==> job 6057: inputs <==
## top
module top(
    input logic     clk, 
    input logic     SW, 
    input logic     BOOT, 
    input logic [63:0] seed,
    output logic    _48b, 
    output logic    _45a
);
    logic [7:0] read_data;
    logic [5:0] pixel;
    logic newframe; 
    logic [23:0] shift_reg;  
    logic load_sreg;
    logic transmit_pixel;
    logic shift; 
    logic ws2812b_out;
    logic [63:0] pixel_control;
    logic [63:0] next_pixel_control;  
    logic [5:0] pixel_index;  
    logic [1:0] flipper;  
    values u1 (
        .clk         (clk), 
        .rst_n       (SW),  
        .newframe    (newframe), 
        .pixel        (pixel),
        .seed        (seed),
        .read_data     (read_data),
        .debug_grid  ()
    );
    ws2812b u4 (  
        .clk            (clk), 
        .rst_n          (SW),
        .serial_in      (shift_reg[23]),  
        .transmit       (transmit_pixel),  
        .ws2812b_out    (ws2812b_out), 
        .shift          (shift)
    );
    controller u5 (
  ...
Settings: LEC_CHECK=0, CAP_MARGIN=20, CELL_PAD_IN_SITES_DETAIL_PLACEMENT=1, CORE_MARGIN=10, CORE_UTILIZATION=40, CTS_CLUSTER_DIAMETER=227, GPL_TIMING_DRIVEN=0, SETUP_SLACK_MARGIN=-0.32, SLEW_MARGIN=20; clock period 10.0 ns.
run.sh (not shown) runs the stock make flow with config.mk's settings and CLKGATE_MAP_FILE=.
==> job 5685: changes against job 6057 <==
Settings changed: CELL_PAD_IN_SITES_DETAIL_PLACEMENT 1 to 0, CORE_ASPECT_RATIO set to 1.56, CORE_MARGIN 10 to 2, CORE_UTILIZATION 40 to 55, CTS_CLUSTER_DIAMETER 227 to unset, CTS_CLUSTER_SIZE set to 29, GPL_TIMING_DRIVEN 0 to 1, MIN_ROUTING_LAYER set to met1, SETUP_SLACK_MARGIN -0.32 to 0.98, SLEW_MARGIN 20 to 0.
==> flow/constraint.sdc (replaced) <==
create_clock -name core_clock -period 5.24 [get_ports {clk}]
set_input_delay 1.0480 -clock core_clock [delete_from_list [all_inputs] [get_ports {clk}]]
set_output_delay 1.0480 -clock core_clock [all_outputs]
set_load 0.01 [all_outputs]
==> comparison table <==
|  | job 6057 | job 5685 |
|---|---|---|
| Result of the run | no timing/DRC/antenna violations | no timing/DRC/antenna violations |
| Met2 global-route usage | 0.392 | 0.577 |
| FF-to-FF path depth | 24 | 19 |
| Transition at the pin with the smallest max-transition slack | 1.14 ns | 0.835 ns |
| Period utilisation layout | 0.594 | 0.880 |
| Final period demand of the worst path | 5.94 ns | 4.61 ns |
| Largest net degree at the start of global routing | 36 | 82 |
| Die area | 76800 um2 | 49900 um2 |
| Die extent in x | 277 um | 180 um |
| Mean routed wirelength per cell | 20.5 um | 18.6 um |
| Logic gate fraction of the total cell area | 0.739 | 0.705 |
| Critical register-to-register path startpoint | u1.current_state[10] | u1.current_state[34] |
| M1 wire length | 39800 um | 30600 um |
| Initial core utilization | 0.403 | 0.555 |
| Worst setup path start | u1.current_state[10] | u1.current_state[34] |
| Fraction of standard cell area that is sequential | 0.121 | 0.0977 |
| Hold Slack | 0.427 ns | 0.419 ns |
| Number of buffers and inverters on the critical path | 5 | 3 |
| GR met1 Demand/Resource | 0.276 | 0.319 |
| Last element of the critical path | u1.current_state[18] | u1.current_state[43] |
| Non-CTS buffers | 247 | 507 |
| Reg2Reg Setup Slack | 4.06 ns | 0.63 ns |
| Post-synthesis to final-layout area growth | 9.08% | 34.8% |

---

==> inputs of branch lagoon <==
top again, from the RTL that the note above started with.
Settings: LEC_CHECK=0, CAP_MARGIN=15, CELL_PAD_IN_SITES_DETAIL_PLACEMENT=0, CORE_ASPECT_RATIO=0.92, CORE_MARGIN=2, CORE_UTILIZATION=72, CTS_CLUSTER_SIZE=29, GPL_TIMING_DRIVEN=1, HOLD_SLACK_MARGIN=-0.08, MIN_ROUTING_LAYER=met1, PLACE_DENSITY=0.67, SETUP_SLACK_MARGIN=0.98, SLEW_MARGIN=35, TNS_END_PERCENT=5; clock period 5.24 ns.
==> branch onyx: changes against branch lagoon <==
Settings changed: CAP_MARGIN 15 to 20, CORE_ASPECT_RATIO 0.92 to 1.56, HOLD_SLACK_MARGIN -0.08 to not set, SETUP_SLACK_MARGIN 0.98 to not set, SLEW_MARGIN 35 to 0, TNS_END_PERCENT 5 to not set.
==> flow/constraint.sdc (replaced) <==
create_clock -name core_clock -period 7.4 [get_ports {clk}]
set_input_delay 1.4800 -clock core_clock [delete_from_list [all_inputs] [get_ports {clk}]]
set_output_delay 1.4800 -clock core_clock [all_outputs]
set_load 0.01 [all_outputs]
==> impl_metrics.json <==
{
  "status": "finished with violations",
  "so_faults": "setup timing",
  "final.setup.worst_slack_ps": -153,
  "worstSkewPairLatency_ps": 520,
  "setup_viol": 2,
  "die_h_um": 188,
  "clock_area_share_pct": 1.85,
  "utilization_pct": 90.8,
  "grt_max_degree": 62
}
[end of results for branch lagoon]
==> impl_metrics.json <==
{
  "status": "no timing/DRC/antenna violations",
  "crit_path_frequent_cell": "ha_1",
  "worstSkewPairLatency_ps": 460,
  "layout_min_cycle_time_ps": 6050,
  "dr_total_vias": 24400,
  "antenna_found_initial": 0,
  "crit_end": "u1.current_state[18]",
  "clock_area_share_pct": 2.21,
  "final.setup.worst_slack_ps": 1350,
  "die_h_um": 243,
  "setup_viol": 0,
  "grt_max_degree": 52
}
[end of results for branch onyx]

---

==> 01-14: inputs <==
==> flow/design.v <==
module values (
    input logic       clk,
    input logic       rst_n,       
    input logic       newframe,   
    input logic [5:0] pixel,       
    input logic [63:0] seed,       
    output logic [7:0] read_data,
    output logic [63:0] debug_grid  
);
    logic [63:0] current_state;
    logic [63:0] next_state;
    logic [31:0] frame_counter;    
    logic update_frame;            
    always_ff @(posedge clk) begin
        if (!rst_n) begin
            current_state <= seed;   
        end else if (newframe) begin
            current_state <= next_state;
        end
    end
    assign debug_grid = current_state;
always_comb begin 
    integer x_offset, y_offset;
    logic [5:0] neighbor_count[64];
    next_state = 64'b0;
    if (newframe) begin
        int neighbor_counter;
        logic [2:0] row;
        logic [2:0] col;
        logic is_alive;
        logic becomes_alive;
        for (int i = 0; i < 64; i++) begin
            neighbor_counter = 0;
            row = i / 8;  
            col = i % 8;   
            for (x_offset = -1; x_offset <= 1; x_offset = x_offset + 1) begin
                for (y_offset = -1; y_offset <= 1; y_offset = y_offset + 1) begin
                    if (!(x_offset == 0 && y_offset == 0)) begin
                        logic [5:0] neighbor_index;
                        logic [2:0] new_row, new_col;
                        if ((row + x_offset >= 0) && (row + x_offset < 8) &&
                            (col + y_offset >= 0) && (col + y_offset < 8)) begin
                            new_row = row + x_offset;
                            new_col = col + y_offset;
                            neighbor_index = new_row * 8 + new_col;
                            if (current_state[neighbor_index]) begin
                                neighbor_counter = neighbor_counter + 1;
                            end
                        end
                        else begin
                            neighbor_index =0;
                            new_row = 0;
                            new_col = 0;
                        end
                    end
                end
            end
            is_alive = current_state[i];
            becomes_alive = (is_alive && (neighbor_counter == 2 || neighbor_counter == 3)) ||
                (!is_alive && (neighbor_counter == 3));
            next_state[i] = becomes_alive;
        end
    end
    else begin
        next_state = current_state;  
        x_offset = 0;
        y_offset = 0;
    end
end
always_comb begin
    if (current_state[pixel]) begin
        read_data = 8'hFF;  
    end else begin
        read_data = 8'h00;  
    end
end
endmodule
module ws2812b(
    input logic clk, 
    input logic rst_n,
    input logic serial_in, 
    input logic transmit, 
    output logic ws2812b_out, 
    output logic shift
);
    localparam IDLE = 1'b0;  
    localparam TRANSMITTING = 1'b1;
    localparam T0_CYCLE_COUNT = 4'd5;
    localparam T1_CYCLE_COUNT = 4'd10;
    localparam MAX_CYCLE_COUNT = 4'd15;
    logic state;
    logic [3:0] cycle_count;
    logic bit_being_sent;
    always_ff @(posedge clk) begin
        if (!rst_n) begin
            state <= IDLE;
            cycle_count <= 4'd0;
            bit_being_sent <= 1'b0;
        end else
        unique case (state)
            IDLE:
                if (transmit == 1'b1) begin
                    state <= TRANSMITTING;  
                    cycle_count <= 4'd0;  
                    bit_being_sent <= serial_in;
                end
            TRANSMITTING:  
                if (transmit == 1'b0) begin
                    state <= IDLE;  
                end
                else if (cycle_count == MAX_CYCLE_COUNT - 1) begin  
                    cycle_count <= 4'd0;
                    bit_being_sent <= serial_in;
                end
                else begin
                    cycle_count <= cycle_count + 1;
                end
        endcase
    end
    always_comb begin
        if (state == TRANSMITTING)
            if (bit_being_sent == 1'b0)  
                ws2812b_out = (cycle_count < T0_CYCLE_COUNT);  
            else
                ws2812b_out = (cycle_count < T1_CYCLE_COUNT);  
        else
            ws2812b_out = 1'b0;  
    end
    assign shift = (state == TRANSMITTING) && (cycle_count == 4'd0);  
endmodule
module controller (
    input logic clk, 
    input logic rst_n,
    output logic load_sreg, 
    output logic transmit_pixel, 
    output logic [5:0] pixel, 
    output logic newframe
);
    localparam TRANSMIT_FRAME       = 1'b0;
    localparam IDLE                 = 1'b1;
    localparam [2:0] READ_CH_VALS   = 3'b001;
    localparam [2:0] LOAD_SREG      = 3'b010;
    localparam [2:0] TRANSMIT_PIXEL = 3'b100;
    localparam [8:0] TRANSMIT_CYCLES    = 9'd360;        
    localparam [19:0] IDLE_CYCLES       = 20'd3600;      
    logic state;
    logic next_state;
    logic [2:0] transmit_phase;
    logic [2:0] next_transmit_phase;
    logic [5:0] pixel_counter;
    logic [5:0] frame_counter;  
    logic [8:0] transmit_counter;
    logic [19:0] idle_counter;
    logic transmit_pixel_done;
    logic idle_done;
    assign transmit_pixel_done = (transmit_counter == TRANSMIT_CYCLES - 1);
    assign idle_done = (idle_counter == IDLE_CYCLES - 1);
    always_ff @(posedge clk) begin
        if (!rst_n) begin
            state <= TRANSMIT_FRAME;
            transmit_phase <= READ_CH_VALS;
        end else begin
            state <= next_state;
            transmit_phase <= next_transmit_phase;
        end
    end
    always_comb begin
        next_state = 1'bx;
        unique case (state)
            TRANSMIT_FRAME:
                if ((pixel_counter == 6'd0) && (transmit_pixel_done))
                    next_state = IDLE;
                else
                    next_state = TRANSMIT_FRAME;
            IDLE:
                if (idle_done)
                    next_state = TRANSMIT_FRAME;
                else
                    next_state = IDLE;
        endcase
    end
    always_comb begin
        next_transmit_phase = READ_CH_VALS;
        if (state == TRANSMIT_FRAME) begin
            case (transmit_phase)
                READ_CH_VALS:
                    next_transmit_phase = LOAD_SREG;
                LOAD_SREG:
                    next_transmit_phase = TRANSMIT_PIXEL;
                TRANSMIT_PIXEL:
                    next_transmit_phase = transmit_pixel_done ? READ_CH_VALS : TRANSMIT_PIXEL;
            endcase
        end
    end
    always_ff @(posedge clk) begin
        if (!rst_n) begin
            pixel_counter <= 6'd63;
        end else if ((state == TRANSMIT_FRAME) && transmit_pixel_done) begin
            pixel_counter <= pixel_counter - 1;
        end
    end
    always_ff @(posedge clk) begin
        if (!rst_n) begin
            newframe <= 1'b0;
            frame_counter <= 6'd0;
        end else if (idle_done) begin
            if (frame_counter == 6'd1) begin
                newframe <= 1'b1;
                frame_counter <= 6'd0;
            end else begin
                newframe <= 1'b0;
                frame_counter <= frame_counter + 6'd1;
            end
        end else begin
            newframe <= 1'b0;
        end
    end
    always_ff @(posedge clk) begin
        if (!rst_n) begin
            transmit_counter <= 9'd0;
        end else if (transmit_phase == TRANSMIT_PIXEL) begin
            transmit_counter <= transmit_counter + 1;
        end
        else begin
            transmit_counter <= 9'd0;
        end
    end
    always_ff @(posedge clk) begin
        if (!rst_n) begin
            idle_counter <= 20'd0;
        end else if (state == IDLE) begin
            idle_counter <= idle_counter + 1;
        end
        else begin
            idle_counter <= 20'd0;
        end
    end
    assign pixel = pixel_counter;
    assign load_sreg = (transmit_phase == LOAD_SREG);
    assign transmit_pixel = (transmit_phase == TRANSMIT_PIXEL);
endmodule
module top(
    input logic     clk, 
    input logic     SW, 
    input logic     BOOT, 
    input logic [63:0] seed,
    output logic    _48b, 
    output logic    _45a
);
    logic [7:0] read_data;
    logic [5:0] pixel;
    logic newframe; 
    logic [23:0] shift_reg;  
    logic load_sreg;
    logic transmit_pixel;
    logic shift; 
    logic ws2812b_out;
    logic [63:0] pixel_control;
    logic [63:0] next_pixel_control;  
    logic [5:0] pixel_index;  
    logic [1:0] flipper;  
    values u1 (
        .clk         (clk), 
        .rst_n       (SW),  
        .newframe    (newframe), 
        .pixel        (pixel),
        .seed        (seed),
        .read_data     (read_data),
        .debug_grid  ()
    );
    ws2812b u4 (  
        .clk            (clk), 
        .rst_n          (SW),
        .serial_in      (shift_reg[23]),  
        .transmit       (transmit_pixel),  
        .ws2812b_out    (ws2812b_out), 
        .shift          (shift)
    );
    controller u5 (
        .clk            (clk), 
        .rst_n          (SW),
        .load_sreg      (load_sreg), 
        .transmit_pixel (transmit_pixel), 
        .pixel          (pixel),  
        .newframe          (newframe)  
    );
    always_ff @(posedge clk) begin
        if (!SW) begin
            flipper = 2'b00;
            shift_reg <= 24'd0;
        end else begin
        if(newframe) begin
            flipper = flipper + 1;
            if (flipper == 2'b11) begin
                flipper = 2'b00;
            end
        end
        if (load_sreg) begin  
            unique case (flipper)
                2'b00:
                    shift_reg <= { read_data, 16'd0 };
                2'b01:
                    shift_reg <= { 8'd0, read_data, 8'd0 };
                2'b10:
                    shift_reg <= { 16'd0, read_data };
                2'b11:  
                    shift_reg <= { 16'd0, read_data };
            endcase
        end
        else if (shift) begin
            shift_reg <= { shift_reg[22:0], 1'b0 }; 
        end
        end
    end
    assign _48b = ws2812b_out;  
    assign _45a = ~ws2812b_out;  
endmodule
==> flow/run.sh <==
#!/bin/bash
# the make line also repeats each setting of config.mk as NAME=value (left out here)
make -C /OpenROAD-flow-scripts/flow DESIGN_CONFIG=/design/flow/config.mk WORK_HOME=/design/flow/orfs CLKGATE_MAP_FILE= finish
==> flow/config.mk <==
export PLATFORM = sky130hd
export DESIGN_NAME = top
export DESIGN_NICKNAME = top
export VERILOG_FILES = /design/flow/design.v
export SDC_FILE = /design/flow/constraint.sdc
export NUM_CORES = 4
export LEC_CHECK = 0
export CAP_MARGIN = 25
export CELL_PAD_IN_SITES_DETAIL_PLACEMENT = 1
export CORE_ASPECT_RATIO = 1.15
export CORE_MARGIN = 2
export CORE_UTILIZATION = 40
export CTS_CLUSTER_SIZE = 47
export GPL_ROUTABILITY_DRIVEN = 1
export GPL_TIMING_DRIVEN = 0
export PLACE_DENSITY_LB_ADDON = 0.16
export SLEW_MARGIN = 15
==> flow/constraint.sdc <==
create_clock -name core_clock -period 8.88 [get_ports {clk}]
set_input_delay 1.7760 -clock core_clock [delete_from_list [all_inputs] [get_ports {clk}]]
set_output_delay 1.7760 -clock core_clock [all_outputs]
set_load 0.01 [all_outputs]
==> 08-18: changes against 01-14 <==
Settings changed: GPL_ROUTABILITY_DRIVEN 1 to 0, PLACE_DENSITY_LB_ADDON 0.16 to 0.01, SLEW_MARGIN 15 to 40.
==> 10-24: changes against 01-14 <==
Settings changed: CAP_MARGIN 25 to 20, CELL_PAD_IN_SITES_DETAIL_PLACEMENT 1 to default, CORE_ASPECT_RATIO 1.15 to default, CORE_UTILIZATION 40 to 72, CTS_CLUSTER_SIZE 47 to default, GPL_ROUTABILITY_DRIVEN 1 to default, GPL_TIMING_DRIVEN 0 to default, PLACE_DENSITY_LB_ADDON 0.16 to 0.07, SLEW_MARGIN 15 to 20.
==> flow/constraint.sdc (replaced) <==
create_clock -name core_clock -period 4.96 [get_ports {clk}]
set_input_delay 0.9920 -clock core_clock [delete_from_list [all_inputs] [get_ports {clk}]]
set_output_delay 0.9920 -clock core_clock [all_outputs]
set_load 0.01 [all_outputs]
==> comparison table <==
metric                                                                  08-18                 01-14                10-24
Startpoint of the worst setup timing path                u1.current_state[10]  u1.current_state[10]  u1.current_state[2]
Worst-case hold slack                                                0.421 ns              0.409 ns             0.451 ns
Pin count of the biggest net entering global routing                       23                    27                   53
Inserted tap cell count                                                   875                   875                  468
Total die size                                                     0.0682 mm²            0.0682 mm²           0.0383 mm²
Number of global-route vias before repair                               27.3k                 25.2k                24.4k
Routability-driven placement congestion ratio                               -                 0.855                0.876
Detailed-route wire length on metal 1                               39,600 µm             37,700 µm            27,500 µm
Largest driver fanout on the critical path                                 10                    10                    4
Net total in the final layout                                           3,858                 3,856                3,777
Detailed route wirelength on metal2                                 49,300 µm             44,000 µm            33,100 µm
Outcome                                                        finished clean        finished clean       finished clean
Clock buf/inv share                                                     2.12%                 2.13%                2.05%
Worst setup slack after layout                                        2.88 ns               3.05 ns             0.158 ns
Core Util at FP                                                         40.3%                 40.3%                72.6%
Number of iterations in the first detailed-routing pass                     6                     5                    6
